**flow/config.mk**
```make
export PLATFORM = sky130hd
export DESIGN_NAME = ClockTest
export DESIGN_NICKNAME = ClockTest
export VERILOG_FILES = /design/flow/design.v
export SDC_FILE = /design/flow/constraint.sdc
export NUM_CORES = 4
export LEC_CHECK = 0
export ABC_AREA = 1
export CAP_MARGIN = 20
export CORE_ASPECT_RATIO = 0.91
export CORE_MARGIN = 2
export CORE_UTILIZATION = 72
export CTS_CLUSTER_SIZE = 79
export HOLD_SLACK_MARGIN = -0.08
export MAX_ROUTING_LAYER = met4
export PLACE_DENSITY_LB_ADDON = 0.01
export SETUP_SLACK_MARGIN = 2.47
export SLEW_MARGIN = 20
```
**flow/constraint.sdc**
```tcl
create_clock -name core_clock -period 25.6 [get_ports {clk}]
set_input_delay 5.1200 -clock core_clock [delete_from_list [all_inputs] [get_ports {clk}]]
set_output_delay 5.1200 -clock core_clock [all_outputs]
set_load 0.01 [all_outputs]
```
**flow/design.v**
```verilog
`timescale 1ns / 1ps
module button_debounce (
    input clk,        
    input rst,        
    input button_in,  
    output reg button_out  
);
    parameter integer DEBOUNCE_TIME = 200; 
    reg [19:0] counter;
    reg button_state;
    always @(posedge clk or posedge rst) begin
        if (rst) begin
            counter <= 0;
            button_state <= 0;
            button_out <= 0;
        end else begin
            if (button_in != button_state) begin
                counter <= counter + 1;
                if (counter >= DEBOUNCE_TIME) begin
                    button_state <= button_in;
                    button_out <= button_in;
                    counter <= 0;
                end
            end else begin
                counter <= 0;
            end
        end
    end
endmodule
`timescale 1ns / 1ps
module operatorremainder(
    input [35:0] n,
    output reg is_multiple
);
	parameter DIVISOR = 20000;
	reg [35:0] temp;
	reg [35:0] quotient;
	reg [35:0] remainder;
	integer i;
	always @(*) begin
        temp = n;
        quotient = 0;
        remainder = 0;
        for (i = 35; i >= 0; i = i - 1) begin
            quotient = (quotient << 1) | (temp[i] ? 1'b1 : 1'b0);
            if (quotient >= DIVISOR) begin
                quotient = quotient - DIVISOR;
                remainder = (remainder << 1) | 1'b1;
            end else begin
                remainder = (remainder << 1);
            end
        end
        is_multiple = (quotient == 0);
    end
endmodule
`timescale 1ns / 1ps
module ClockTest(
	input clk,
	input rst,
	input btn,
	output reg [6:0] seg,  
	output reg [3:0] an,
	output reg buttons_pressed, 
	output reg buttons_released 
);
	wire is_divisible;  
   reg [7:0] counter;  
   reg [35:0] cnt;	 
   wire buttons_out;
	reg buttons_out_prev;
   wire [6:0] segments [15:0];  
	reg [3:0] ones;  
   reg [3:0] tens;  
	reg [3:0] s_ones;  
	reg [3:0] s_tens;  
   reg [6:0] refresh_counter;  
   reg refresh_flag;	 
   reg [7:0] clk_display;  
      assign segments[0] = 7'b1000000;   
      assign segments[1] = 7'b1111001;   
      assign segments[2] = 7'b0100100;   
      assign segments[3] = 7'b0110000;   
      assign segments[4] = 7'b0011001;   
      assign segments[5] = 7'b0010010;   
      assign segments[6] = 7'b0000010;   
      assign segments[7] = 7'b1111000;   
      assign segments[8] = 7'b0000000;   
      assign segments[9] = 7'b0010000;   
      assign segments[10] = 7'b0001000;  
      assign segments[11] = 7'b0000011;  
      assign segments[12] = 7'b1000110;  
      assign segments[13] = 7'b0100001;  
      assign segments[14] = 7'b0000110;  
      assign segments[15] = 7'b0001110;  
   button_debounce debounce (
		.clk(clk),
		.rst(rst),
		.button_in(btn),
		.button_out(buttons_out)
   );
   operatorremainder remainder (
        .n(cnt),
        .is_multiple(is_divisible)
    );
   always @ (posedge clk or posedge rst) begin
      if (rst) begin  
         cnt <= 0;
         counter <= 0;
			ones <= 0;
			tens <= 0;
			s_ones <= 0;
			s_tens <= 0;
			clk_display <= 0;
			buttons_out_prev <= 0;
			buttons_pressed <= 0;
			buttons_released <= 0;
      end else begin
			if(cnt == 1_200_000 -1) begin 
				cnt <= 0;
				ones <= 0;
				tens <= 0;
				s_ones <= 0;
				s_tens <= 0;
				clk_display <= 0;
			end else begin
			if (is_divisible) begin 
				if(clk_display == 60) begin
					s_ones <= 0;
					s_tens <= 0;
				end else begin
					clk_display <= clk_display+1;
					if(s_ones == 9) begin
						s_ones <= 0;
						s_tens <= s_tens + 1;
					end else begin
						s_ones <= s_ones + 1;
					end
				end
			end
			buttons_out_prev <= buttons_out;
			buttons_pressed <= (buttons_out & ~buttons_out_prev);	  
			buttons_released <= (~buttons_out & buttons_out_prev);  
			if (buttons_pressed) begin
				if (ones == 9) begin
					ones <= 0;
					if (tens == 9) begin
						tens <= 0;
					end else begin
						tens <= tens + 1;
					end
				end else begin
				ones <= ones + 1;
				end
			end
			cnt <= cnt + 1;
         end   
      end
   end
	always @(posedge clk or posedge rst) begin
		if (rst) begin
			refresh_counter <= 0;
			refresh_flag <= 0;
		end else begin
		refresh_counter <= refresh_counter + 1;
		if (refresh_counter == 250) begin   
			refresh_counter <= 0;
			refresh_flag <= ~refresh_flag;
		end
		end
	end
	always @(posedge clk or posedge rst) begin
		if (rst) begin
			seg <= 7'b1111111;
			an <= 4'b1111;
		end else
		case (refresh_counter[6:5])
			2'b00: begin
				seg <= segments[ones];
				an <= 4'b1110; 
			end
			2'b01: begin
				seg <= segments[tens];
				an <= 4'b1101; 
			end
				2'b10: begin
				seg <= segments[s_ones];
				an <= 4'b1011; 
			end
				2'b11: begin
				seg <= segments[s_tens];
				an <= 4'b0111; 
			end
		endcase
end
endmodule
```
**flow/run.sh**
```bash
#!/bin/bash
# the make line also repeats each setting of config.mk as NAME=value (left out here)
make -C /OpenROAD-flow-scripts/flow DESIGN_CONFIG=/design/flow/config.mk WORK_HOME=/design/flow/orfs CLKGATE_MAP_FILE= finish
```
==> results of run 1 <==
## final cells by class
cell class,count,area (um^2)
clock inverters,7,90.1
flip-flops and latches,102,2580
multi-input cells,4679,30000
inverters,813,3280
fillers,2527,5580
well taps,624,781
clock buffers,9,225
repair buffers,538,4950
diodes,2,5.00
## repair_timing
action	4_1_cts	5_1_grt
setup buffers	62	321
gates cloned	11	28
setup endpoints to repair	16	16
resized	52	490
pin swaps	27	231
endpoints found under the hold margin	0	0
## per-layer routing
| metal | vias up | GRT usage | share of wire | wire length, um |
|---|---|---|---|---|
| met5 | - | - | 0 | 0 |
| met2 | 3896 | 0.642 | 0.44 | 57400 |
| met1 | 19500 | 0.508 | 0.35 | 46300 |
| met3 | 1375 | 0.0476 | 0.13 | 16900 |
| li1 | 18900 | - | - | - |
| met4 | 0 | 0.142 | 0.084 | 11100 |
==> flow_summary_export.csv, run 1 <==
group,metric,value,unit
place,placed_cell_area,0.0356,mm^2
floorplanning,ioPinCount,16,
synthesis,topCombFamilyByArea,"simple AND/OR/NAND/NOR gates",
setup_path,r2r_end,"clk_display[2]$_DFFE_PP0P_",
power,peakVddDrop,0.0000417,V
min_path,worstHoldPathType,"flop to flop",
run,maxCapViolations,0,
global_route,grt_use_total,0.396,
synthesis,ys_cells,5661,
final_timing,worst_pin_slew,1070,ps
clocking,clk_latency,380,ps
final_timing,finalMaxSlewViolations,0,
final_timing,fmax,0.0408,GHz
place,gp_congestion,1.05,
global_route,grt_pass1_wl,161,mm
synthesis,synthTopCellsByCount,"nand2_1, inv_1, nand3_1",
setup_path,cp_slowest_cell,"nor2_1",
place,io_buffers,15,
synthesis,synthMostInstantiatedCell,"nand2_1",
synthesis,avgSynthCellArea,6.14,um^2
place,place_ws,-689,ps
setup_path,crit_path_max_fanout,13,
global_route,antenna_found_initial,2,
final_timing,holdWs,462,ps
final_timing,rsz0062_at_grt,"yes",
power,p_total,0.366,mW
synthesis,synthesis.area,0.0347,mm^2
synthesis,synth-xor-area-share,0.0262,
place,hpwl,80.0,mm
setup_path,crit_arrival,24770,ps
setup_path,crit_family,"simple AND/OR/NAND/NOR gates",
synthesis,yosys.area.top_type,"nand2_1",
clocking,hold_buffers,0,
drt,totalWireLength,132,mm
drt,drtIter0Drc,7548,
setup_path,crit-reg2reg-launch,"cnt[27]$_DFF_PP0_",
synthesis,edf_count,0,
final_timing,relSlewSlack,0.281,
clocking,ctsRootBufferMaster,"clkbuf_16",
setup_path,reg2reg_slack,1080,ps
clocking,clock_path_buffers,2,
setup_path,cp-end-kind,"flop",
power,combPwrFrac,0.114,
clocking,tritoncts.num_buffers,9,
clocking,cts_tree,"yes",
final_timing,tns,0,ps
setup_path,crit_type,"flop to flop",
floorplanning,core-area,0.0475,mm^2
layout,final_area,0.0419,mm^2
floorplanning,die_h,214,um
floorplanning,die_w,234,um
power,p_leak,24.8,nW
drt,drc,0,
synthesis,ff_type,"dfrtp_1",
setup_path,cp.depth,178,
setup_path,start_kind,"flop",
setup_path,worst-path-buf-inv,36,
power,p_seq_frac,0.482,
setup_path,max_stage_delay,540,ps
min_path,worst_hold_path.endpoint,"refresh_counter[0]$_DFF_PP0_",
power,switching_share,0.297,
layout,final_util,0.882,
synthesis,synthDominantCellAreaShare,0.169,
setup_path,r2r_cells,178,
synthesis,synth_flops,102,
setup_path,cp.required,25860,ps
min_path,hold_depth,1,
synthesis,ys_seq_frac,0.0739,
synthesis,netlist_instances,5661,
floorplanning,num_rows,76,
final_timing,hold_viol,0,
power,pg_comb,0.0418,mW
layout,area_growth,20.5,%
final_timing,finalSetupViolations,0,
global_route,grt_max_degree,59,
setup_path,startpoint,"cnt[27]$_DFF_PP0_",
synthesis,ys_sh_mux,0,
synthesis,adder_share,0.0130,
synthesis,area_leaders,"nand2_1, nand2_4, nand2_2",
clocking,htree_levels,3,
global_route,grt_pass1_vias,33700,
drt,drt_first_pass_iters,28,
clocking,cts_sinks,102,
final_timing,setup_ws,1080,ps
floorplanning,fp_util,0.732,
place,dpl.cell_count,6334,
setup_path,endpoint,"clk_display[2]$_DFFE_PP0P_",
run_status,status,"no timing/DRC/antenna violations",
final_timing,fin_crit,24520,ps
run,warning_count,36,
drt,final_antenna_net_count,0,
floorplanning,die-area,0.0500,mm^2
power,pg_seq,0.177,mW
synthesis,ys_types,88,
synthesis,yosys_warnings,3,
synthesis,synthArstFlopShare,1.00,
drt,wl_per_cell,19.5,um
power,top_power_group,"sequential cells",
power,p_clk_frac,0.404,
global_route,gr-total-overflow,0,
synthesis,yosys-stat-area,0.0347,mm^2
min_path,hold_start,"refresh_counter[0]$_DFF_PP0_",
power,p_int,0.257,mW
synthesis,ys_sh_simple,0.718,
synthesis,ys_sh_aoi,0.0392,
layout,final_cells,6774,
power,p_switching,0.109,mW
drt,via_per_inst,6.46,
clocking,clk_pin_slew,90,ps
final_timing,finalCritPeriodShare,0.958,
drt,vias,43800,
power,clk-power,0.148,mW
power,power.density,8.75,mW/mm^2
final_timing,skew,15.0,ps
layout,nNetsFinal,6182,
==> run 2, diff against run 1 <==
CORE_ASPECT_RATIO = not set   (was 0.91)
CTS_CLUSTER_SIZE = not set   (was 79)
HOLD_SLACK_MARGIN = not set   (was -0.08)
SETUP_SLACK_MARGIN = not set   (was 2.47)
clock period = 32.8 ns   (was 25.6 ns; I/O delays follow)
==> run 2 against run 1 <==
  * First-iteration DRC count fell by 57%
  * Die area about the same
  * Wire length shrank 28%
  * Highest routed layer unchanged
  * Global-route usage fell by 1.7 points
  * Combinational power down 22%
  * Non-clock buffer count fell by 520
==> flow_summary_export.csv, run 2 <==
group,metric,value,unit
synthesis,area_leaders,"nand2_1, nand2_4, nand2_2",
setup_path,start_kind,"flop",
floorplanning,ioPinCount,16,
final_timing,fin_crit,29840,ps
setup_path,r2r_end,"clk_display[7]$_DFFE_PP0P_",
drt,final_antenna_net_count,0,
synthesis,yosys.area.top_type,"nand2_1",
place,gp_congestion,1.05,
power,power.density,8.16,mW/mm^2
synthesis,ys_sh_simple,0.718,
min_path,worst_hold_path.endpoint,"refresh_counter[0]$_DFF_PP0_",
floorplanning,die_w,224,um
layout,nNetsFinal,5638,
drt,via_per_inst,5.72,
setup_path,cp-end-kind,"flop",
power,combPwrFrac,0.115,
global_route,grt_pass1_wl,155,mm
synthesis,ys_cells,5661,
global_route,gr-total-overflow,0,
min_path,hold_start,"refresh_counter[0]$_DFF_PP0_",
synthesis,ys_types,88,
clocking,clk_latency,380,ps
power,p_leak,21.1,nW
drt,totalWireLength,94.9,mm
global_route,grt_use_met2,0.623,
floorplanning,num_rows,80,
power,top_power_group,"sequential cells",
synthesis,synthArstFlopShare,1.00,
floorplanning,die_h,224,um
setup_path,startpoint,"cnt[33]$_DFF_PP0_",
layout,area_growth,0.0324,%
final_timing,worst_pin_slew,918,ps
synthesis,synthesis.area,0.0347,mm^2
synthesis,netlist_instances,5661,
final_timing,relSlewSlack,0.383,
power,p_int,0.200,mW
synthesis,avgSynthCellArea,6.14,um^2
global_route,gr-usage-met1,0.490,
drt,vias,35600,
synthesis,synthTopCellsByCount,"nand2_1, inv_1, nand3_1",
floorplanning,die-area,0.0500,mm^2
drt,drtIter0Drc,3210,
drt,antennaDiodeCount,0,
power,clk-power,0.113,mW
layout,regArea,0.00257,mm^2
run,warning_count,35,
global_route,grt-busiest-layer,"met2",
drt,drt_first_pass_iters,8,
clocking,htree_levels,3,
run_status,status,"no timing/DRC/antenna violations",
synthesis,adder_share,0.0130,
synthesis,synthMostInstantiatedCell,"nand2_1",
place,hpwl,79.3,mm
setup_path,cp.depth,149,
power,pg_seq,0.138,mW
final_timing,rsz0062_at_grt,"no",
power,p_seq_frac,0.487,
clocking,clock_path_buffers,2,
synthesis,ys_sh_aoi,0.0392,
setup_path,crit_family,"simple AND/OR/NAND/NOR gates",
synthesis,ff_type,"dfrtp_1",
final_timing,fmax,0.0335,GHz
synthesis,topCombFamilyByArea,"simple AND/OR/NAND/NOR gates",
setup_path,cp_slowest_cell,"nand3_4",
synthesis,ys_sh_mux,0,
power,pg_comb,0.0325,mW
clocking,ctsRootBufferMaster,"clkbuf_16",
layout,comb_area,0.0277,mm^2
setup_path,crit-reg2reg-launch,"cnt[33]$_DFF_PP0_",
synthesis,yosys_warnings,3,
setup_path,max_stage_delay,630,ps
min_path,worstHoldPathType,"flop to flop",
floorplanning,core-area,0.0476,mm^2
synthesis,synth_flops,102,
setup_path,worst-path-buf-inv,13,
global_route,grt_pass1_vias,32100,
final_timing,tns,0,ps
min_path,hold_depth,1,
drt,drc,0,
layout,fillers,4312,
floorplanning,fp_util,0.729,
clocking,cts_sinks,102,
clocking,tritoncts.num_buffers,9,
global_route,grt_max_degree,61,
setup_path,cpMostUsedCell,"nand2_2",
place,io_buffers,15,
synthesis,yosys-stat-area,0.0347,mm^2
setup_path,crit_type,"flop to flop",
synthesis,ys_seq_frac,0.0739,
run,maxCapViolations,0,
setup_path,endpoint,"clk_display[7]$_DFFE_PP0P_",
global_route,grt_use_total,0.379,
synthesis,synth-xor-area-share,0.0262,
drt,wl_per_cell,15.3,um
final_timing,skew,15.3,ps
setup_path,crit_arrival,30100,ps
place,place_ws,2570,ps
power,peakVddDrop,0.0000359,V
global_route,antenna_found_initial,0,
clocking,clk_pin_slew,80,ps
final_timing,setup_ws,2960,ps
clocking,cts_tree,"yes",
global_route,met3_usage,0.0306,
setup_path,cp.required,33060,ps
synthesis,synthDominantCellAreaShare,0.169,
setup_path,crit_path_max_fanout,38,
final_timing,finalMaxSlewViolations,0,
power,p_switching,0.0831,mW
power,switching_share,0.293,
setup_path,r2r_cells,149,
final_timing,finalCritPeriodShare,0.910,
power,p_clk_frac,0.398,
clocking,hold_buffers,0,
synthesis,edf_count,0,
final_timing,hold_viol,0,
final_timing,finalSetupViolations,0,
setup_path,reg2reg_slack,2960,ps
==> run 2: what timing repair did <==
item                       4_1_cts  5_1_grt
setup endpoints to repair        0       16
resized                          0        2
setup buffers                    0        0
==> run 2: cell type report <==
type	instances	area share
Tap cell	615	0.0221
Sequential cell	102	0.0739
Multi-Input combinational cell	4655	0.798
Clock buffer	9	0.00648
Inverter	813	0.0925
Clock inverter	7	0.00202
Timing Repair Buffer	18	0.00497
==> run 2: metrics by stage <==
step	power, mW	instances	instance area [um^2]	utilization	hold WS (ps)
finish	0.284	6219	34700	0.729	449
global route	0.293	6219	34700	0.729	489
CTS	0.284	6219	34700	0.729	452
detailed placement	0.172	6203	34400	0.723	441
global placement	0.172	6203	34400	0.723	441
floorplan	0.161	5672	34800	-	422
==> run 2: metal layers <==
layer,part of all wire,routed length (um)
met1,0.44,41500
met2,0.47,44200
met3,0.062,5890
met4,0.035,3350
met5,0,0
==> run 3, diff against run 2 <==
CTS_CLUSTER_SIZE = 79   (was not set)
HOLD_SLACK_MARGIN = 0.26   (was not set)
SETUP_SLACK_MARGIN = 2.53   (was not set)
TNS_END_PERCENT = 5   (was not set)
clock period = 25.6 ns   (was 32.8 ns; I/O delays follow)
==> run 3 against run 2 <==
  * Still clean
  * Register-to-register slack lost 260 ps
  * Die area unchanged
  * Flip-flop count is the same
  * First-iteration DRC count increased by 17%
  * Power increased by 28%
  * Cell count increased by 4.1%
  * Sequential share of layout area shrank 0.58 points
  * Critical path depth is 35 higher
  * Count of clock-buffer cells in the layout unchanged
==> flow_summary_export.csv, run 3 <==
group,metric,value,unit
setup_path,start_kind,"flop",
clocking,tritoncts.num_buffers,9,
clocking,cts_tree,"yes",
power,p_switching,0.105,mW
final_timing,worst_pin_slew,927,ps
synthesis,yosys-stat-area,0.0347,mm^2
synthesis,synthTopCellsByCount,"nand2_1, inv_1, nand3_1",
clocking,ctsRootBufferMaster,"clkbuf_16",
synthesis,ys_types,88,
setup_path,crit_family,"simple AND/OR/NAND/NOR gates",
layout,regArea,0.00258,mm^2
synthesis,synthesis.area,0.0347,mm^2
global_route,antenna_found_initial,1,
power,top_power_group,"sequential cells",
synthesis,yosys_warnings,3,
run,maxCapViolations,0,
power,p_leak,22.8,nW
drt,vias,37800,
floorplanning,core-area,0.0476,mm^2
power,p_seq_frac,0.489,
synthesis,area_leaders,"nand2_1, nand2_4, nand2_2",
setup_path,crit_path_max_fanout,11,
drt,drc,0,
place,hpwl,78.6,mm
synthesis,synth-xor-area-share,0.0262,
setup_path,max_stage_delay,460,ps
final_timing,finalMaxSlewViolations,0,
setup_path,cp_slowest_cell,"dfrtp_2",
floorplanning,die_w,224,um
layout,comb_area,0.0287,mm^2
synthesis,avgSynthCellArea,6.14,um^2
min_path,worst_hold_path.endpoint,"refresh_counter[0]$_DFF_PP0_",
final_timing,hold_viol,0,
synthesis,ys_sh_aoi,0.0392,
setup_path,worst-path-buf-inv,32,
setup_path,crit_arrival,23160,ps
synthesis,netlist_instances,5661,
setup_path,startpoint,"cnt[29]$_DFF_PP0_",
drt,wl_per_cell,15.8,um
final_timing,relSlewSlack,0.382,
place,gp_congestion,1.06,
floorplanning,num_rows,80,
synthesis,topCombFamilyByArea,"simple AND/OR/NAND/NOR gates",
clocking,clk_latency,380,ps
synthesis,synthArstFlopShare,1.00,
setup_path,r2r_end,"clk_display[5]$_DFFE_PP0P_",
min_path,worstHoldPathType,"flop to flop",
global_route,grt_use_total,0.392,
layout,fillers,3697,
setup_path,cpMostUsedCell,"nand2_4",
clocking,clk_pin_slew,80,ps
synthesis,adder_share,0.0130,
drt,drt_first_pass_iters,7,
global_route,grt_pass1_vias,33500,
min_path,hold_depth,1,
place,place_ws,-941,ps
power,p_clk_frac,0.392,
floorplanning,fp_util,0.729,
setup_path,cp.depth,184,
final_timing,finalSetupViolations,0,
run,warning_count,36,
setup_path,cp-end-kind,"flop",
floorplanning,ioPinCount,16,
clocking,htree_levels,3,
final_timing,setup_ws,2710,ps
global_route,grt_pass1_wl,161,mm
synthesis,ys_sh_mux,0,
drt,via_per_inst,5.84,
final_timing,fin_crit,22890,ps
drt,totalWireLength,102,mm
min_path,hold_start,"refresh_counter[0]$_DFF_PP0_",
place,io_buffers,15,
place,placed_cell_area,0.0350,mm^2
global_route,gr-total-overflow,0,
setup_path,cp.required,25870,ps
synthesis,yosys.area.top_type,"nand2_1",
setup_path,reg2reg_slack,2710,ps
synthesis,ys_sh_simple,0.718,
layout,final_area,0.0379,mm^2
power,switching_share,0.291,
synthesis,synthDominantCellAreaShare,0.169,
final_timing,rsz0062_at_grt,"yes",
synthesis,ys_cells,5661,
setup_path,crit_type,"flop to flop",
setup_path,crit-reg2reg-launch,"cnt[29]$_DFF_PP0_",
synthesis,ff_type,"dfrtp_1",
final_timing,finalCritPeriodShare,0.894,
global_route,grt_max_degree,70,
floorplanning,die-area,0.0500,mm^2
power,pg_seq,0.177,mW
power,p_int,0.256,mW
layout,area_growth,9.01,%
power,power.density,9.55,mW/mm^2
clocking,hold_buffers,0,
drt,final_antenna_net_count,0,
run_status,status,"no timing/DRC/antenna violations",
synthesis,synthMostInstantiatedCell,"nand2_1",
final_timing,skew,9.66,ps
drt,drtIter0Drc,3760,
setup_path,endpoint,"clk_display[5]$_DFFE_PP0P_",
clocking,clock_path_buffers,2,
floorplanning,die_h,224,um
layout,nNetsFinal,5889,
setup_path,r2r_cells,184,
power,pg_comb,0.0429,mW
power,clk-power,0.142,mW
synthesis,edf_count,0,
power,peakVddDrop,0.0000397,V
synthesis,ys_seq_frac,0.0739,
synthesis,synth_flops,102,
clocking,cts_sinks,102,
power,combPwrFrac,0.119,
final_timing,fmax,0.0437,GHz
==> run 3: timing repair <==
item | CTS | global route
gates resized | 69 | 164
endpoints found under the setup margin | 16 | 16
pin swaps | 38 | 67
buffers inserted | 73 | 94
cloned | 10 | 4
==> run 3: layout make-up <==
class                           instances  area share
Antenna cell                            1   0.0000661
Clock buffer                            9     0.00595
Clock inverter                          7     0.00198
Inverter                              813      0.0856
Multi-Input combinational cell       4668       0.758
Sequential cell                       102      0.0681
Tap cell                              615      0.0203
Timing Repair Buffer                  256      0.0602
==> run 3: metal layers <==
metal	vias up	track usage	routed length (um)
li1	18300	-	-
met1	17200	0.507	42300
met2	1892	0.644	47900
met3	339	0.0382	8020
met4	0	0.128	3810
met5	-	-	0
==> run 3: metrics by stage <==
stage | util | std cells | TNS, ps | total power [mW] | hold slack (ps)
final | 0.795 | 6471 | 0 | 0.362 | 451
after global routing | 0.795 | 6471 | 0 | 0.374 | 486
after CTS | 0.764 | 6372 | 0 | 0.362 | 457
after detailed placement | 0.736 | 6273 | -14080 | 0.221 | 446
after global placement | 0.736 | 6273 | -3780 | 0.221 | 442
after floorplan | - | 5672 | 0 | 0.206 | 422
==> run 4, diff against run 3 <==
ABC_AREA = not set   (was 1)
CORE_UTILIZATION = 40   (was 72)
CTS_CLUSTER_SIZE = not set   (was 79)
HOLD_SLACK_MARGIN = not set   (was 0.26)
MAX_ROUTING_LAYER = not set   (was met4)
PLACE_DENSITY_LB_ADDON = not set   (was 0.01)
SETUP_SLACK_MARGIN = 5.0   (was 2.53)
TNS_END_PERCENT = not set   (was 5)
clock period = 46.0 ns   (was 25.6 ns; I/O delays follow)
==> run 4 against run 3 <==
  * Combinational power shrank 11%
  * Clock power shrank 46%
  * Final area shrank 16%
  * Via count shrank 8.5%
  * Cell count shrank 21%
  * Power shrank 39%
  * Still clean on timing, DRC and antenna
  * Critical path depth shrank 60
  * Sequential share of layout area grew 1.3 points
  * Clock skew grew 5.9 ps
==> flow_summary_export.csv, run 4 <==
group,metric,value,unit
run_status,status,"no timing/DRC/antenna violations",
synthesis,yosys.area.top_type,"xnor2_1",
power,p_seq_frac,0.482,
power,p_leak,12.3,nW
min_path,worst_hold_path.endpoint,"refresh_counter[4]$_DFF_PP0_",
synthesis,synthMostInstantiatedCell,"nand2_1",
drt,totalWireLength,105,mm
setup_path,crit_family,"AND-OR/OR-AND gates",
global_route,grt_use_total,0.254,
synthesis,yosys_warnings,3,
clocking,clk_latency,370,ps
drt,wl_per_cell,20.6,um
clocking,htree_levels,3,
place,hpwl,82.0,mm
synthesis,topCombFamilyByArea,"AND-OR/OR-AND gates",
clocking,clk_pin_slew,70,ps
drt,vias,34600,
power,p_int,0.154,mW
setup_path,r2r_cells,124,
place,io_buffers,15,
drt,drt_first_pass_iters,6,
synthesis,edf_count,0,
power,p_clk_frac,0.347,
power,pg_seq,0.107,mW
setup_path,cp.depth,124,
final_timing,relSlewSlack,0.131,
final_timing,holdWs,476,ps
setup_path,cp-end-kind,"flop",
global_route,grt_max_degree,72,
setup_path,start_kind,"flop",
synthesis,ff_type,"dfrtp_1",
place,gp_congestion,0.967,
synthesis,area_leaders,"xnor2_1, dfrtp_1, nand2_1",
synthesis,synthDominantCellAreaShare,0.0899,
final_timing,finalSetupViolations,0,
min_path,hold_depth,1,
final_timing,finalMaxSlewViolations,0,
synthesis,ys_seq_frac,0.0852,
floorplanning,ioPinCount,16,
power,top_power_group,"sequential cells",
power,clk-power,0.0771,mW
floorplanning,die_h,278,um
floorplanning,num_rows,100,
setup_path,worst-path-buf-inv,8,
clocking,clock_path_buffers,2,
setup_path,crit-reg2reg-launch,"cnt[28]$_DFF_PP0_",
synthesis,avgSynthCellArea,7.05,um^2
drt,drc,0,
floorplanning,fp_util,0.404,
synthesis,ys_sh_simple,0.325,
setup_path,max_stage_delay,880,ps
global_route,antenna_found_initial,1,
run,maxCapViolations,0,
final_timing,skew,15.5,ps
synthesis,synthArstFlopShare,1.00,
power,power.density,7.00,mW/mm^2
drt,via_per_inst,6.76,
floorplanning,core-area,0.0744,mm^2
setup_path,cpMostUsedCell,"xnor2_1",
drt,antennaDiodeCount,0,
final_timing,setup_ws,7120,ps
power,switching_share,0.309,
setup_path,endpoint,"clk_display[6]$_DFFE_PP0P_",
min_path,hold_start,"refresh_counter[4]$_DFF_PP0_",
final_timing,worst_pin_slew,1300,ps
final_timing,rsz0062_at_grt,"no",
place,place_ws,3010,ps
clocking,cts_sinks,102,
drt,final_antenna_net_count,0,
synthesis,synthTopCellsByCount,"nand2_1, nor2_1, xnor2_1",
power,peakVddDrop,0.0000174,V
synthesis,netlist_instances,4269,
final_timing,fmax,0.0257,GHz
final_timing,fin_crit,38880,ps
setup_path,r2r_end,"clk_display[6]$_DFFE_PP0P_",
synthesis,ys_sh_mux,0.0476,
drt,drtIter0Drc,3983,
setup_path,cp.required,46280,ps
clocking,hold_buffers,0,
layout,area_growth,5.52,%
final_timing,tns,0,ps
synthesis,adder_share,0.0153,
power,combPwrFrac,0.171,
setup_path,cp_slowest_cell,"or4_1",
layout,fillers,7684,
min_path,worstHoldPathType,"flop to flop",
floorplanning,die_w,278,um
synthesis,ys_types,147,
run,warning_count,35,
setup_path,crit_path_max_fanout,28,
global_route,gr-total-overflow,0,
setup_path,startpoint,"cnt[28]$_DFF_PP0_",
power,p_switching,0.0687,mW
global_route,grt_pass1_wl,167,mm
floorplanning,die-area,0.0775,mm^2
clocking,ctsRootBufferMaster,"clkbuf_16",
synthesis,ys_sh_aoi,0.348,
synthesis,synth_flops,102,
final_timing,hold_viol,0,
global_route,grt_pass1_vias,30300,
clocking,tritoncts.num_buffers,9,
setup_path,reg2reg_slack,7120,ps
synthesis,synth-xor-area-share,0.127,
synthesis,ys_cells,4269,
synthesis,synthesis.area,0.0301,mm^2
power,pg_comb,0.0381,mW
layout,nNetsFinal,4173,
synthesis,yosys-stat-area,0.0301,mm^2
final_timing,finalCritPeriodShare,0.845,
setup_path,crit_type,"flop to flop",
clocking,cts_tree,"yes",
setup_path,crit_arrival,39170,ps
run 4: layout make-up:
cell class / count / area [um^2] / area share
clock inverter: 7 / 65.1 / 0.00205
sequential: 102 / 2570 / 0.0808
clock buffer: 9 / 225 / 0.00709
multi-input combinational: 3830 / 26600 / 0.838
tap: 969 / 1210 / 0.0382
inverter: 108 / 408 / 0.0128
timing repair buffer: 83 / 661 / 0.0208
run 4: through the flow:
stage / total power, mW / cells / instance area (um^2) / util
2_1_floorplan: 0.136 / 4280 / 30200 / -
5_1_grt: 0.235 / 5108 / 31800 / 0.427
3_5_place_dp: 0.147 / 5062 / 30700 / 0.412
6_report: 0.222 / 5108 / 31800 / 0.427
4_1_cts: 0.226 / 5085 / 31100 / 0.418
3_3_place_gp: 0.147 / 5062 / 30700 / 0.412
run 4: what timing repair did:
| item | 4_1_cts | 5_1_grt |
|---|---|---|
| hold endpoints to repair | 0 | 0 |
| cloned | 0 | 1 |
| pin swaps | 2 | 11 |
| resized | 18 | 100 |
| setup buffers | 7 | 22 |
| setup endpoints to repair | 16 | 16 |
run 4: metal layers:
| metal | global-route usage | vias up | share of wire |
|---|---|---|---|
| li1 | - | 16300 | - |
| met1 | 0.370 | 16500 | 0.46 |
| met2 | 0.403 | 1488 | 0.45 |
| met3 | 0.0207 | 191 | 0.065 |
| met4 | 0.0615 | 2 | 0.022 |
| met5 | 0 | - | 0.000076 |
==> run 5, diff against run 4 <==
CAP_MARGIN = 30   (was 20)
GPL_ROUTABILITY_DRIVEN = 0   (was not set)
PLACE_DENSITY_LB_ADDON = 0.27   (was not set)
TNS_END_PERCENT = 90   (was not set)
clock period = 50.0 ns   (was 46.0 ns; I/O delays follow)
==> run 5 against run 4 <==
  * Still clean
  * Non-clock buffer count shrank 12
  * Die area is the same
  * Setup slack gained 890 ps
  * Final area shrank 1.9%
  * Sequential share of layout area grew 0.16 points
  * Critical path depth shrank 8
  * Hold slack gained 6.7 ps
  * Area after synthesis is the same
  * Wire length shrank 1.7%
  * Maximum frequency shrank 7.4%
  * Clock power is essentially flat
  * Global-route usage shrank 0.20 points
==> flow_summary_export.csv, run 5 <==
group,metric,value,unit
min_path,hold_start,"refresh_counter[0]$_DFF_PP0_",
setup_path,crit-reg2reg-launch,"cnt[28]$_DFF_PP0_",
run_status,status,"no timing/DRC/antenna violations",
clocking,hold_buffers,0,
clocking,clock_path_buffers,2,
synthesis,ys_sh_simple,0.325,
synthesis,ys_seq_frac,0.0852,
synthesis,synthDominantCellAreaShare,0.0899,
final_timing,worst_pin_slew,1060,ps
place,place_ws,7180,ps
synthesis,ys_cells,4269,
clocking,cts_sinks,102,
final_timing,fin_crit,41990,ps
synthesis,ys_sh_mux,0.0476,
final_timing,finalCritPeriodShare,0.840,
layout,comb_area,0.0261,mm^2
drt,drtIter0Drc,4369,
clocking,ctsRootBufferMaster,"clkbuf_16",
drt,final_antenna_net_count,0,
power,clk-power,0.0769,mW
run,maxCapViolations,0,
power,p_leak,12.1,nW
global_route,grt_max_degree,67,
setup_path,start_kind,"flop",
synthesis,yosys.area.top_type,"xnor2_1",
global_route,antenna_found_initial,0,
power,p_seq_frac,0.468,
drt,totalWireLength,103,mm
drt,vias,34300,
synthesis,synth_flops,102,
global_route,grt_pass1_wl,167,mm
power,pg_seq,0.0987,mW
floorplanning,num_rows,100,
synthesis,synthesis.area,0.0301,mm^2
synthesis,yosys_warnings,3,
floorplanning,die_w,278,um
setup_path,startpoint,"cnt[28]$_DFF_PP0_",
clocking,cts_tree,"yes",
floorplanning,core-area,0.0744,mm^2
synthesis,ys_sh_aoi,0.348,
setup_path,crit_family,"simple AND/OR/NAND/NOR gates",
synthesis,ys_types,147,
setup_path,reg2reg_slack,8010,ps
min_path,hold_depth,1,
synthesis,topCombFamilyByArea,"AND-OR/OR-AND gates",
global_route,grt_pass1_vias,30500,
drt,via_per_inst,6.74,
setup_path,crit_path_max_fanout,29,
setup_path,cp.required,50300,ps
final_timing,setup_ws,8010,ps
layout,area_growth,3.51,%
clocking,clk_pin_slew,90,ps
power,power.density,6.77,mW/mm^2
synthesis,adder_share,0.0153,
final_timing,hold_viol,0,
setup_path,crit_type,"flop to flop",
floorplanning,ioPinCount,16,
min_path,worstHoldPathType,"flop to flop",
floorplanning,die_h,278,um
synthesis,synth-xor-area-share,0.127,
power,peakVddDrop,0.0000136,V
final_timing,relSlewSlack,0.296,
place,io_buffers,15,
final_timing,rsz0062_at_grt,"no",
setup_path,cp.depth,116,
run,warning_count,35,
final_timing,finalMaxSlewViolations,0,
setup_path,cpMostUsedCell,"xnor2_1",
setup_path,worst-path-buf-inv,7,
clocking,clk_latency,370,ps
final_timing,fmax,0.0238,GHz
synthesis,yosys-stat-area,0.0301,mm^2
setup_path,max_stage_delay,880,ps
final_timing,finalSetupViolations,0,
synthesis,avgSynthCellArea,7.05,um^2
setup_path,r2r_end,"clk_display[5]$_DFFE_PP0P_",
place,hpwl,80.7,mm
power,p_clk_frac,0.365,
min_path,worst_hold_path.endpoint,"refresh_counter[0]$_DFF_PP0_",
power,combPwrFrac,0.167,
global_route,gr-total-overflow,0,
floorplanning,fp_util,0.404,
synthesis,ff_type,"dfrtp_1",
synthesis,synthArstFlopShare,1.00,
setup_path,cp-end-kind,"flop",
final_timing,holdWs,483,ps
clocking,tritoncts.num_buffers,9,
synthesis,synthMostInstantiatedCell,"nand2_1",
setup_path,cp_slowest_cell,"a2111oi_4",
drt,drc,0,
power,switching_share,0.322,
drt,antennaDiodeCount,0,
final_timing,tns,0,ps
power,p_int,0.143,mW
clocking,htree_levels,3,
layout,regArea,0.00257,mm^2
floorplanning,die-area,0.0775,mm^2
synthesis,netlist_instances,4269,
setup_path,r2r_cells,116,
synthesis,edf_count,0,
synthesis,synthTopCellsByCount,"nand2_1, nor2_1, xnor2_1",
synthesis,area_leaders,"xnor2_1, dfrtp_1, nand2_1",
layout,nNetsFinal,4160,
setup_path,crit_arrival,42290,ps
setup_path,endpoint,"clk_display[5]$_DFFE_PP0P_",
drt,wl_per_cell,20.3,um
power,p_switching,0.0679,mW
final_timing,skew,15.9,ps
layout,fillers,7710,
power,top_power_group,"sequential cells",
drt,drt_first_pass_iters,8,
power,pg_comb,0.0353,mW
global_route,grt_use_total,0.252,
==> run 5: metal layers <==
metal	vias to the layer above	track usage	routed length, um
li1	16300	-	-
met3	239	0.0245	6980
met1	16300	0.363	48000
met5	-	0	0
met2	1506	0.404	45800
met4	0	0.0564	2570
==> run 5: area by class of cell <==
type / count / area share
clock buffer: 9 / 0.00723
clock inverter: 7 / 0.00301
inverter: 108 / 0.0131
multi-input combinational: 3829 / 0.837
sequential: 102 / 0.0823
tap: 969 / 0.0389
timing repair buffer: 71 / 0.0182
==> run 5: stage by stage <==
step | util | cell area [um^2] | power, mW | cells
floorplan | - | 30200 | 0.125 | 4280
global placement | 0.412 | 30700 | 0.135 | 5059
detailed placement | 0.412 | 30700 | 0.136 | 5064
CTS | 0.417 | 31000 | 0.213 | 5080
global route | 0.419 | 31200 | 0.222 | 5095
finish | 0.419 | 31200 | 0.211 | 5095
==> run 5: what timing repair did <==
item | in CTS | in global routing
buffers inserted | 0 | 6
gates resized | 0 | 12
endpoints found under the setup margin | 0 | 16
==> run 6, diff against run 5 <==
ABC_AREA = 1   (was not set)
CAP_MARGIN = 20   (was 30)
CORE_ASPECT_RATIO = 0.7   (was not set)
CORE_UTILIZATION = 72   (was 40)
CTS_CLUSTER_DIAMETER = 372   (was not set)
CTS_CLUSTER_SIZE = 10   (was not set)
GPL_ROUTABILITY_DRIVEN = not set   (was 0)
HOLD_SLACK_MARGIN = 0.18   (was not set)
PLACE_DENSITY = 0.36   (was not set)
PLACE_DENSITY_LB_ADDON = not set   (was 0.27)
SETUP_SLACK_MARGIN = 2.18   (was 5.0)
TNS_END_PERCENT = not set   (was 90)
clock period = 7.41 ns   (was 50.0 ns; I/O delays follow)
==> run 6 against run 5 <==
  * The run now fails in 3_5_place_dp
  * Die area down 35%
  * Synthesized cell count up 33%
  * Area after synthesis up 15%
==> flow_summary_export.csv, run 6 <==
group,metric,value,unit
floorplanning,num_rows,67,
synthesis,ys_sh_aoi,0.0392,
floorplanning,ioPinCount,16,
synthesis,synth-xor-area-share,0.0262,
synthesis,edf_count,0,
synthesis,netlist_instances,5661,
floorplanning,die-area,0.0500,mm^2
synthesis,yosys_warnings,3,
run_status,status,"did not finish",
synthesis,yosys.area.top_type,"nand2_1",
synthesis,synth_flops,102,
synthesis,ys_sh_simple,0.718,
synthesis,synthArstFlopShare,1.00,
synthesis,synthesis.area,0.0347,mm^2
synthesis,ys_cells,5661,
synthesis,synthMostInstantiatedCell,"nand2_1",
floorplanning,die_w,267,um
synthesis,synthDominantCellAreaShare,0.169,
run_status,error_line,"[ERROR DPL-0033] detailed placement checks failed during check placement.",
synthesis,avgSynthCellArea,6.14,um^2
synthesis,yosys-stat-area,0.0347,mm^2
floorplanning,fp_util,0.727,
place,io_buffers,15,
synthesis,adder_share,0.0130,
synthesis,area_leaders,"nand2_1, nand2_4, nand2_2",
floorplanning,core-area,0.0478,mm^2
synthesis,ys_seq_frac,0.0739,
synthesis,synthTopCellsByCount,"nand2_1, inv_1, nand3_1",
synthesis,ff_type,"dfrtp_1",
synthesis,topCombFamilyByArea,"simple AND/OR/NAND/NOR gates",
synthesis,ys_types,88,
run_status,stop_stage,"3_5_place_dp",
synthesis,ys_sh_mux,0,
place,gp_congestion,1.10,
floorplanning,die_h,188,um
## run 6: stage by stage
step	total power, mW	cells	area (um^2)	hold slack [ps]	setup WS (ps)
after floorplan	0.712	5672	35700	422	-11800
after global placement	0.763	7611	46300	442	-13290
==> run 7, diff against run 6 <==
ABC_AREA = not set   (was 1)
CAP_MARGIN = 25   (was 20)
CELL_PAD_IN_SITES_DETAIL_PLACEMENT = 0   (was not set)
CELL_PAD_IN_SITES_GLOBAL_PLACEMENT = 0   (was not set)
CORE_ASPECT_RATIO = not set   (was 0.7)
CORE_MARGIN = 4   (was 2)
CORE_UTILIZATION = 60   (was 72)
CTS_CLUSTER_DIAMETER = 342   (was 372)
CTS_CLUSTER_SIZE = not set   (was 10)
GPL_ROUTABILITY_DRIVEN = 0   (was not set)
HOLD_SLACK_MARGIN = not set   (was 0.18)
PLACE_DENSITY = not set   (was 0.36)
SETUP_SLACK_MARGIN = not set   (was 2.18)
clock period = 43.7 ns   (was 7.41 ns; I/O delays follow)
==> run 7 against run 6 <==
  * The run now finishes clean
  * Die area grew 7.6%
  * Synthesized cell count decreased by 25%
  * Area after synthesis is 13% lower
==> flow_summary_export.csv, run 7 <==
group,metric,value,unit
floorplanning,die_w,232,um
layout,nNetsFinal,4153,
synthesis,yosys.area.top_type,"xnor2_1",
setup_path,worst-path-buf-inv,3,
final_timing,fin_crit,41040,ps
power,switching_share,0.311,
setup_path,endpoint,"clk_display[5]$_DFFE_PP0P_",
clocking,clk_latency,370,ps
layout,final_area,0.0308,mm^2
power,p_leak,12.1,nW
synthesis,topCombFamilyByArea,"AND-OR/OR-AND gates",
final_timing,holdWs,482,ps
synthesis,synthMostInstantiatedCell,"nand2_1",
setup_path,cp.required,43980,ps
drt,totalWireLength,101,mm
drt,drc,0,
setup_path,r2r_cells,114,
clocking,cts_tree,"yes",
floorplanning,ioPinCount,16,
synthesis,synthDominantCellAreaShare,0.0899,
synthesis,yosys-stat-area,0.0301,mm^2
power,p_clk_frac,0.350,
synthesis,synth_flops,102,
setup_path,crit_type,"flop to flop",
setup_path,crit-reg2reg-launch,"cnt[28]$_DFF_PP0_",
clocking,ctsRootBufferMaster,"clkbuf_16",
final_timing,tns,0,ps
power,combPwrFrac,0.170,
min_path,worst_hold_path.endpoint,"refresh_counter[0]$_DFF_PP0_",
run_status,status,"no timing/DRC/antenna violations",
power,p_total,0.236,mW
setup_path,crit_arrival,41330,ps
synthesis,yosys_warnings,3,
floorplanning,num_rows,81,
setup_path,crit_family,"AND-OR/OR-AND gates",
floorplanning,fp_util,0.611,
setup_path,cpMostUsedCell,"xnor2_1",
power,p_seq_frac,0.479,
drt,via_per_inst,7.23,
final_timing,fmax,0.0244,GHz
synthesis,synthArstFlopShare,1.00,
synthesis,ys_types,147,
drt,drtIter0Drc,4080,
power,power.density,7.65,mW/mm^2
setup_path,max_stage_delay,880,ps
synthesis,edf_count,0,
clocking,htree_levels,3,
min_path,worstHoldPathType,"flop to flop",
setup_path,r2r_end,"clk_display[5]$_DFFE_PP0P_",
final_timing,worst_pin_slew,1090,ps
setup_path,cp-end-kind,"flop",
synthesis,adder_share,0.0153,
min_path,hold_depth,1,
synthesis,area_leaders,"xnor2_1, dfrtp_1, nand2_1",
run,maxCapViolations,0,
global_route,grt_pass1_wl,163,mm
setup_path,start_kind,"flop",
setup_path,cp_slowest_cell,"or4_1",
drt,wl_per_cell,21.1,um
drt,drt_first_pass_iters,6,
layout,area_growth,2.43,%
floorplanning,die-area,0.0538,mm^2
power,pg_seq,0.113,mW
final_timing,relSlewSlack,0.255,
drt,vias,34600,
run,warning_count,37,
place,place_ws,842,ps
global_route,grt_max_degree,69,
layout,final_cells,4784,
synthesis,ys_sh_aoi,0.348,
final_timing,finalCritPeriodShare,0.939,
clocking,cts_sinks,102,
synthesis,synth-xor-area-share,0.127,
synthesis,ys_sh_simple,0.325,
synthesis,avgSynthCellArea,7.05,um^2
place,io_buffers,15,
synthesis,synthesis.area,0.0301,mm^2
floorplanning,die_h,232,um
place,hpwl,78.8,mm
clocking,clk_pin_slew,80,ps
final_timing,skew,16.9,ps
setup_path,cp.depth,114,
power,p_int,0.163,mW
setup_path,startpoint,"cnt[28]$_DFF_PP0_",
place,dpl.cell_count,4753,
synthesis,ys_seq_frac,0.0852,
global_route,gr-total-overflow,0,
synthesis,synthTopCellsByCount,"nand2_1, nor2_1, xnor2_1",
setup_path,crit_path_max_fanout,30,
layout,fillers,4761,
place,placed_cell_area,0.0303,mm^2
clocking,tritoncts.num_buffers,9,
global_route,grt_use_total,0.353,
global_route,antenna_found_initial,1,
setup_path,reg2reg_slack,2660,ps
power,pg_comb,0.0402,mW
drt,final_antenna_net_count,0,
min_path,hold_start,"refresh_counter[0]$_DFF_PP0_",
final_timing,hold_viol,0,
synthesis,netlist_instances,4269,
clocking,clock_path_buffers,2,
final_timing,finalSetupViolations,0,
final_timing,finalMaxSlewViolations,0,
synthesis,ys_cells,4269,
power,peakVddDrop,0.0000195,V
power,clk-power,0.0826,mW
synthesis,ff_type,"dfrtp_1",
final_timing,setup_ws,2660,ps
power,top_power_group,"sequential cells",
synthesis,ys_sh_mux,0.0476,
power,p_switching,0.0734,mW
layout,final_util,0.626,
floorplanning,core-area,0.0493,mm^2
global_route,grt_pass1_vias,30400,
[run 7: area by class of cell]
class,count,area (um^2),area share
repair buffers,64,508,0.0165
multi-input cells,3829,26200,0.850
well taps,664,831,0.0269
flip-flops and latches,102,2570,0.0832
clock inverters,7,76.3,0.00247
diodes,1,2.50,0.0000811
clock buffers,9,225,0.00730
inverters,108,408,0.0132
[run 7: per-layer routing]
layer | track usage | wire, um
met5 | 0 | 0
met4 | 0.0986 | 2980
met3 | 0.0443 | 8830
met2 | 0.545 | 43500
met1 | 0.518 | 45600
[run 7: timing repair]
| action | in CTS | in global routing |
|---|---|---|
| buffers inserted | 0 | 10 |
| gates resized | 0 | 34 |
| endpoints found under the setup margin | 0 | 16 |
| hold buffers | 0 | 0 |
==> run 8, diff against run 7 <==
ABC_AREA = 1   (was not set)
CAP_MARGIN = 0   (was 25)
CELL_PAD_IN_SITES_DETAIL_PLACEMENT = not set   (was 0)
CELL_PAD_IN_SITES_GLOBAL_PLACEMENT = not set   (was 0)
CORE_ASPECT_RATIO = 0.7   (was not set)
CORE_MARGIN = 2   (was 4)
CORE_UTILIZATION = 72   (was 60)
CTS_CLUSTER_DIAMETER = 377   (was 342)
CTS_CLUSTER_SIZE = 10   (was not set)
GPL_ROUTABILITY_DRIVEN = not set   (was 0)
HOLD_SLACK_MARGIN = 0.29   (was not set)
PLACE_DENSITY_LB_ADDON = 0.12   (was not set)
SETUP_SLACK_MARGIN = 2.18   (was not set)
clock period = 7.41 ns   (was 43.7 ns; I/O delays follow)
==> run 8 against run 7 <==
  * The run now fails in 3_5_place_dp
  * Die area down 7.0%
  * Synthesized cell count grew 33%
  * Area after synthesis is 15% higher
==> flow_summary_export.csv, run 8 <==
group,metric,value,unit
floorplanning,die_h,188,um
synthesis,yosys-stat-area,0.0347,mm^2
run_status,stop_stage,"3_5_place_dp",
synthesis,synthDominantCellAreaShare,0.169,
synthesis,ys_cells,5661,
synthesis,yosys.area.top_type,"nand2_1",
synthesis,adder_share,0.0130,
floorplanning,fp_util,0.727,
synthesis,topCombFamilyByArea,"simple AND/OR/NAND/NOR gates",
floorplanning,core-area,0.0478,mm^2
synthesis,ys_types,88,
synthesis,synthTopCellsByCount,"nand2_1, inv_1, nand3_1",
synthesis,ys_sh_simple,0.718,
floorplanning,die_w,267,um
floorplanning,num_rows,67,
synthesis,edf_count,0,
synthesis,ff_type,"dfrtp_1",
synthesis,netlist_instances,5661,
floorplanning,ioPinCount,16,
synthesis,ys_sh_aoi,0.0392,
place,io_buffers,15,
run_status,status,"did not finish",
place,gp_congestion,1.07,
synthesis,avgSynthCellArea,6.14,um^2
floorplanning,die-area,0.0500,mm^2
synthesis,synth-xor-area-share,0.0262,
synthesis,area_leaders,"nand2_1, nand2_4, nand2_2",
synthesis,synth_flops,102,
synthesis,synthesis.area,0.0347,mm^2
synthesis,ys_sh_mux,0,
synthesis,synthMostInstantiatedCell,"nand2_1",
synthesis,ys_seq_frac,0.0739,
synthesis,yosys_warnings,3,
run_status,error_line,"[ERROR DPL-0033] detailed placement checks failed during check placement.",
synthesis,synthArstFlopShare,1.00,
run 8: per-stage QoR:
step              cells  area (um^2)
floorplan          5672        35700
global placement   7576        46100
==> run 9, diff against run 8 <==
ABC_AREA = not set   (was 1)
CAP_MARGIN = 20   (was 0)
CELL_PAD_IN_SITES_DETAIL_PLACEMENT = 0   (was not set)
CELL_PAD_IN_SITES_GLOBAL_PLACEMENT = 0   (was not set)
CORE_ASPECT_RATIO = 0.92   (was 0.7)
CTS_CLUSTER_DIAMETER = 230   (was 377)
CTS_CLUSTER_SIZE = 87   (was 10)
GPL_ROUTABILITY_DRIVEN = 0   (was not set)
HOLD_SLACK_MARGIN = not set   (was 0.29)
PLACE_DENSITY_LB_ADDON = 0.27   (was 0.12)
SETUP_SLACK_MARGIN = 4.04   (was 2.18)
TNS_END_PERCENT = 5   (was not set)
clock period = 33.3 ns   (was 7.41 ns; I/O delays follow)
==> run 9 against run 8 <==
  * The flow stops in 5_1_grt
  * Synthesized cell count down 25%
  * Die area down 13%
  * Area after synthesis down 13%
==> flow_summary_export.csv, run 9 <==
group,metric,value,unit
floorplanning,die-area,0.0435,mm^2
synthesis,yosys.area.top_type,"xnor2_1",
clocking,clock_path_buffers,2,
synthesis,ys_sh_mux,0.0476,
synthesis,yosys-stat-area,0.0301,mm^2
synthesis,adder_share,0.0153,
synthesis,netlist_instances,4269,
synthesis,ys_seq_frac,0.0852,
synthesis,avgSynthCellArea,7.05,um^2
floorplanning,fp_util,0.734,
clocking,cts_sinks,102,
place,placed_cell_area,0.0323,mm^2
synthesis,synth_flops,102,
clocking,htree_levels,3,
synthesis,ys_types,147,
floorplanning,num_rows,71,
synthesis,ys_sh_simple,0.325,
synthesis,synthesis.area,0.0301,mm^2
global_route,grt_use_total,0.751,
synthesis,ff_type,"dfrtp_1",
run_status,stop_stage,"5_1_grt",
synthesis,synthDominantCellAreaShare,0.0899,
synthesis,topCombFamilyByArea,"AND-OR/OR-AND gates",
synthesis,ys_sh_aoi,0.348,
synthesis,synth-xor-area-share,0.127,
global_route,gr-total-overflow,66,
floorplanning,die_h,200,um
synthesis,synthArstFlopShare,1.00,
synthesis,synthTopCellsByCount,"nand2_1, nor2_1, xnor2_1",
synthesis,synthMostInstantiatedCell,"nand2_1",
run_status,status,"did not finish",
clocking,ctsRootBufferMaster,"clkbuf_16",
clocking,tritoncts.num_buffers,9,
synthesis,yosys_warnings,3,
place,hpwl,80.1,mm
synthesis,edf_count,0,
run_status,error_line,"[ERROR GRT-0232] Routing congestion too high. Check the congestion heatmap in the GUI.",
synthesis,ys_cells,4269,
floorplanning,core-area,0.0410,mm^2
place,io_buffers,15,
clocking,hold_buffers,0,
floorplanning,die_w,217,um
floorplanning,ioPinCount,16,
synthesis,area_leaders,"xnor2_1, dfrtp_1, nand2_1",
[run 9: metal layers]
metal / overflow / track usage
met2: 27 / 0.902
met1: 0 / 0.787
met3: 3 / 0.604
met4: 36 / 0.658
met5: 0 / 0.358
[run 9: stage by stage]
step / cells / setup slack [ps] / power, mW
after global placement: 4817 / -928 / 0.201
after CTS: 5076 / 3010 / 0.310
after floorplan: 4280 / 1450 / 0.188
after detailed placement: 4817 / -1460 / 0.204
[run 9: repair_timing]
action / in CTS
cloned: 8
pin swaps: 168
gates resized: 296
endpoints found under the setup margin: 16
buffers inserted: 235
==> run 10, diff against run 9 <==
ABC_AREA = 1   (was not set)
CELL_PAD_IN_SITES_DETAIL_PLACEMENT = 1   (was 0)
CELL_PAD_IN_SITES_GLOBAL_PLACEMENT = 1   (was 0)
CORE_ASPECT_RATIO = 0.5   (was 0.92)
CORE_UTILIZATION = 54   (was 72)
CTS_CLUSTER_DIAMETER = 220   (was 230)
CTS_CLUSTER_SIZE = 98   (was 87)
PLACE_DENSITY = 0.43   (was not set)
PLACE_DENSITY_LB_ADDON = not set   (was 0.27)
SETUP_SLACK_MARGIN = 5.0   (was 4.04)
TNS_END_PERCENT = not set   (was 5)
clock period = 57.8 ns   (was 33.3 ns; I/O delays follow)
==> run 10 against run 9 <==
  * The run now finishes clean
  * Synthesized cell count is 33% higher
  * Area after synthesis is 15% higher
  * Die area is 53% higher
==> flow_summary_export.csv, run 10 <==
group,metric,value,unit
run,warning_count,37,
power,p_clk_frac,0.392,
place,placed_cell_area,0.0347,mm^2
place,dpl.cell_count,6426,
synthesis,yosys-stat-area,0.0347,mm^2
clocking,hold_buffers,0,
floorplanning,ioPinCount,16,
final_timing,fmax,0.0323,GHz
min_path,hold_depth,1,
clocking,ctsResizeCount,0,
min_path,worstHoldPathType,"flop to flop",
synthesis,adder_share,0.0130,
setup_path,endpoint,"s_tens[0]$_DFFE_PP0P_",
setup_path,cpMostUsedCell,"nand2_2",
floorplanning,num_rows,65,
drt,final_antenna_net_count,0,
final_timing,skew,11.9,ps
setup_path,crit_type,"flop to flop",
setup_path,r2r_end,"s_tens[0]$_DFFE_PP0P_",
setup_path,max_stage_delay,630,ps
setup_path,worst-path-buf-inv,15,
power,p_int,0.113,mW
layout,nNetsFinal,5640,
drt,drc,0,
synthesis,avgSynthCellArea,6.14,um^2
drt,drt_first_pass_iters,5,
clocking,cts_sinks,102,
power,p_seq_frac,0.482,
clocking,clk_latency,380,ps
clocking,htree_levels,3,
power,p_leak,21.1,nW
setup_path,startpoint,"cnt[33]$_DFF_PP0_",
setup_path,crit_path_max_fanout,38,
global_route,grt_max_degree,62,
place,io_buffers,15,
synthesis,synthDominantCellAreaShare,0.169,
synthesis,ys_sh_aoi,0.0392,
synthesis,synthMostInstantiatedCell,"nand2_1",
final_timing,tns,0,ps
synthesis,ys_types,88,
synthesis,ys_sh_mux,0,
power,pg_comb,0.0205,mW
drt,via_per_inst,5.59,
run,maxCapViolations,0,
floorplanning,die_w,363,um
floorplanning,core-area,0.0634,mm^2
global_route,grt_pass1_vias,36800,
synthesis,synthArstFlopShare,1.00,
synthesis,ys_cells,5661,
clocking,post_cts_buffers,0,
synthesis,netlist_instances,5661,
layout,final_cells,6444,
setup_path,start_kind,"flop",
setup_path,crit-reg2reg-launch,"cnt[33]$_DFF_PP0_",
synthesis,ys_seq_frac,0.0739,
drt,wl_per_cell,17.5,um
final_timing,relSlewSlack,0.395,
final_timing,fin_crit,30990,ps
global_route,antenna_found_initial,1,
synthesis,ys_sh_simple,0.718,
power,clk-power,0.0638,mW
final_timing,hold_viol,0,
power,p_total,0.163,mW
synthesis,yosys.area.top_type,"nand2_1",
layout,final_util,0.553,
synthesis,synth_flops,102,
clocking,cts_tree,"yes",
clocking,clock_path_buffers,2,
power,switching_share,0.304,
synthesis,topCombFamilyByArea,"simple AND/OR/NAND/NOR gates",
final_timing,setup_ws,26810,ps
clocking,clk_pin_slew,80,ps
min_path,worst_hold_path.endpoint,"refresh_counter[0]$_DFF_PP0_",
min_path,hold_start,"refresh_counter[0]$_DFF_PP0_",
power,combPwrFrac,0.126,
synthesis,synth-xor-area-share,0.0262,
clocking,ctsRootBufferMaster,"clkbuf_16",
synthesis,synthesis.area,0.0347,mm^2
drt,drtIter0Drc,2117,
synthesis,area_leaders,"nand2_1, nand2_4, nand2_2",
synthesis,edf_count,0,
place,hpwl,96.2,mm
global_route,grt_pass1_wl,187,mm
clocking,tritoncts.num_buffers,9,
place,place_ws,26570,ps
power,pg_seq,0.0784,mW
final_timing,finalSetupViolations,0,
setup_path,cp.required,58070,ps
run_status,status,"no timing/DRC/antenna violations",
final_timing,rsz0062_at_grt,"no",
floorplanning,fp_util,0.548,
power,power.density,4.64,mW/mm^2
drt,totalWireLength,113,mm
synthesis,yosys_warnings,3,
power,top_power_group,"sequential cells",
power,p_switching,0.0494,mW
final_timing,finalMaxSlewViolations,0,
setup_path,cp.depth,151,
setup_path,crit_family,"simple AND/OR/NAND/NOR gates",
setup_path,crit_arrival,31250,ps
layout,final_area,0.0350,mm^2
setup_path,cp_slowest_cell,"nand3_4",
final_timing,worst_pin_slew,899,ps
synthesis,synthTopCellsByCount,"nand2_1, inv_1, nand3_1",
global_route,gr-total-overflow,0,
drt,vias,36000,
final_timing,finalCritPeriodShare,0.536,
global_route,grt_use_total,0.335,
floorplanning,die_h,183,um
final_timing,holdWs,463,ps
setup_path,reg2reg_slack,26810,ps
layout,area_growth,0.857,%
floorplanning,die-area,0.0665,mm^2
setup_path,r2r_cells,151,
power,peakVddDrop,0.0000111,V
setup_path,cp-end-kind,"flop",
synthesis,ff_type,"dfrtp_1",
## run 10: cell type report
cell class	instances	area [um^2]
tap	837	1050
inverter	813	3220
clock buffer	9	225
multi-input combinational	4655	27700
timing repair buffer	20	200
sequential	102	2570
antenna	1	2.50
fill	9234	28300
clock inverter	7	63.8
## run 10: metal layers
metal | GRT usage | share of wire | vias to the layer above
met1 | 0.430 | 0.45 | 17400
met4 | 0.100 | 0.031 | 0
met5 | 0 | 0 | -
met3 | 0.0233 | 0.033 | 207
met2 | 0.600 | 0.48 | 692
li1 | - | - | 17800
==> run 11, diff against run 10 <==
CELL_PAD_IN_SITES_DETAIL_PLACEMENT = not set   (was 1)
CELL_PAD_IN_SITES_GLOBAL_PLACEMENT = not set   (was 1)
CORE_ASPECT_RATIO = not set   (was 0.5)
CORE_UTILIZATION = 71   (was 54)
CTS_CLUSTER_DIAMETER = 204   (was 220)
CTS_CLUSTER_SIZE = 72   (was 98)
GPL_ROUTABILITY_DRIVEN = not set   (was 0)
MAX_ROUTING_LAYER = met4   (was not set)
PLACE_DENSITY = not set   (was 0.43)
PLACE_DENSITY_LB_ADDON = 0.01   (was not set)
SETUP_SLACK_MARGIN = 2.64   (was 5.0)
clock period = 25.9 ns   (was 57.8 ns; I/O delays follow)
==> run 11 against run 10 <==
  * Still clean on timing, DRC and antenna
  * Register-to-register slack got worse by 24000 ps
  * Wire length is 3.2% higher
  * Area after synthesis is the same
  * Cell count is 3.0% higher
  * Critical path type unchanged
  * Largest cell class unchanged
  * Highest routed layer unchanged
==> flow_summary_export.csv, run 11 <==
group,metric,value,unit
clocking,htree_levels,3,
power,peakVddDrop,0.0000372,V
final_timing,fmax,0.0430,GHz
synthesis,ys_sh_simple,0.718,
synthesis,yosys_warnings,3,
setup_path,crit_path_max_fanout,11,
setup_path,r2r_cells,182,
power,p_leak,24.0,nW
drt,wl_per_cell,17.6,um
clocking,clock_path_buffers,2,
synthesis,adder_share,0.0130,
layout,final_area,0.0403,mm^2
place,dpl.cell_count,6276,
run_status,status,"no timing/DRC/antenna violations",
floorplanning,fp_util,0.714,
setup_path,start_kind,"flop",
final_timing,holdWs,458,ps
global_route,grt_use_total,0.392,
global_route,antenna_found_initial,0,
power,p_total,0.354,mW
setup_path,crit_arrival,23550,ps
synthesis,ys_types,88,
global_route,gr-total-overflow,0,
floorplanning,num_rows,81,
synthesis,ff_type,"dfrtp_1",
setup_path,crit_type,"flop to flop",
clocking,tritoncts.num_buffers,9,
floorplanning,ioPinCount,16,
setup_path,endpoint,"clk_display[1]$_DFFE_PP0P_",
setup_path,cp.required,26220,ps
global_route,grt_max_degree,62,
synthesis,avgSynthCellArea,6.14,um^2
synthesis,synth-xor-area-share,0.0262,
floorplanning,die-area,0.0507,mm^2
min_path,hold_start,"refresh_counter[0]$_DFF_PP0_",
setup_path,startpoint,"cnt[34]$_DFF_PP0_",
synthesis,ys_cells,5661,
synthesis,topCombFamilyByArea,"simple AND/OR/NAND/NOR gates",
synthesis,ys_sh_aoi,0.0392,
clocking,clk_pin_slew,80,ps
final_timing,finalMaxSlewViolations,0,
min_path,worstHoldPathType,"flop to flop",
run,warning_count,35,
place,placed_cell_area,0.0350,mm^2
place,gp_congestion,1.05,
power,pg_comb,0.0406,mW
min_path,hold_depth,1,
drt,via_per_inst,6.10,
setup_path,r2r_end,"clk_display[1]$_DFFE_PP0P_",
layout,area_growth,16.2,%
drt,final_antenna_net_count,0,
setup_path,reg2reg_slack,2670,ps
layout,nNetsFinal,6051,
layout,final_util,0.829,
place,hpwl,79.0,mm
synthesis,yosys-stat-area,0.0347,mm^2
drt,vias,40500,
global_route,grt_pass1_vias,33700,
synthesis,ys_seq_frac,0.0739,
final_timing,rsz0062_at_grt,"no",
power,p_seq_frac,0.492,
synthesis,synthTopCellsByCount,"nand2_1, inv_1, nand3_1",
setup_path,cp.depth,182,
drt,antennaDiodeCount,0,
setup_path,max_stage_delay,470,ps
power,power.density,8.78,mW/mm^2
setup_path,crit_family,"simple AND/OR/NAND/NOR gates",
clocking,cts_sinks,102,
setup_path,cp-end-kind,"flop",
floorplanning,die_w,225,um
final_timing,worst_pin_slew,930,ps
global_route,grt_pass1_wl,162,mm
layout,final_cells,6639,
final_timing,hold_viol,0,
final_timing,relSlewSlack,0.378,
final_timing,setup_ws,2670,ps
floorplanning,die_h,225,um
power,p_clk_frac,0.393,
power,combPwrFrac,0.115,
power,pg_seq,0.174,mW
run,maxCapViolations,0,
power,top_power_group,"sequential cells",
floorplanning,core-area,0.0486,mm^2
clocking,ctsRootBufferMaster,"clkbuf_16",
drt,drc,0,
synthesis,edf_count,0,
drt,totalWireLength,117,mm
synthesis,area_leaders,"nand2_1, nand2_4, nand2_2",
synthesis,netlist_instances,5661,
clocking,hold_buffers,0,
drt,drtIter0Drc,5106,
drt,drt_first_pass_iters,9,
clocking,clk_latency,380,ps
place,place_ws,-778,ps
synthesis,ys_sh_mux,0,
setup_path,crit-reg2reg-launch,"cnt[34]$_DFF_PP0_",
power,clk-power,0.139,mW
synthesis,synth_flops,102,
min_path,worst_hold_path.endpoint,"refresh_counter[0]$_DFF_PP0_",
synthesis,synthDominantCellAreaShare,0.169,
synthesis,synthMostInstantiatedCell,"nand2_1",
synthesis,synthArstFlopShare,1.00,
synthesis,synthesis.area,0.0347,mm^2
setup_path,worst-path-buf-inv,36,
place,io_buffers,15,
synthesis,yosys.area.top_type,"nand2_1",
power,p_switching,0.101,mW
final_timing,skew,16.0,ps
final_timing,fin_crit,23230,ps
power,switching_share,0.286,
final_timing,tns,0,ps
setup_path,cp_slowest_cell,"dfrtp_2",
final_timing,finalCritPeriodShare,0.897,
clocking,cts_tree,"yes",
final_timing,finalSetupViolations,0,
power,p_int,0.253,mW
## run 11: layer usage
metal	GRT usage	wire length, um	part of all wire
met4	0.145	7310	0.063
met5	-	0	0
met1	0.493	44200	0.38
met2	0.647	53300	0.46
met3	0.0450	11700	0.10
## run 11: layout make-up
cell class | instances | area (um^2)
clock buffers | 10 | 229
fillers | 3235 | 8300
repair buffers | 401 | 3660
clock inverters | 6 | 62.6
multi-input cells | 4685 | 29800
well taps | 622 | 778
flip-flops and latches | 102 | 2580
inverters | 813 | 3280
## run 11: timing repair
item                       CTS  global route
cloned                      12            25
buffers inserted            85           225
pin swaps                   37           190
gates resized               52           421
setup endpoints to repair   16            16
Power is estimated from default activity; no workload was simulated.
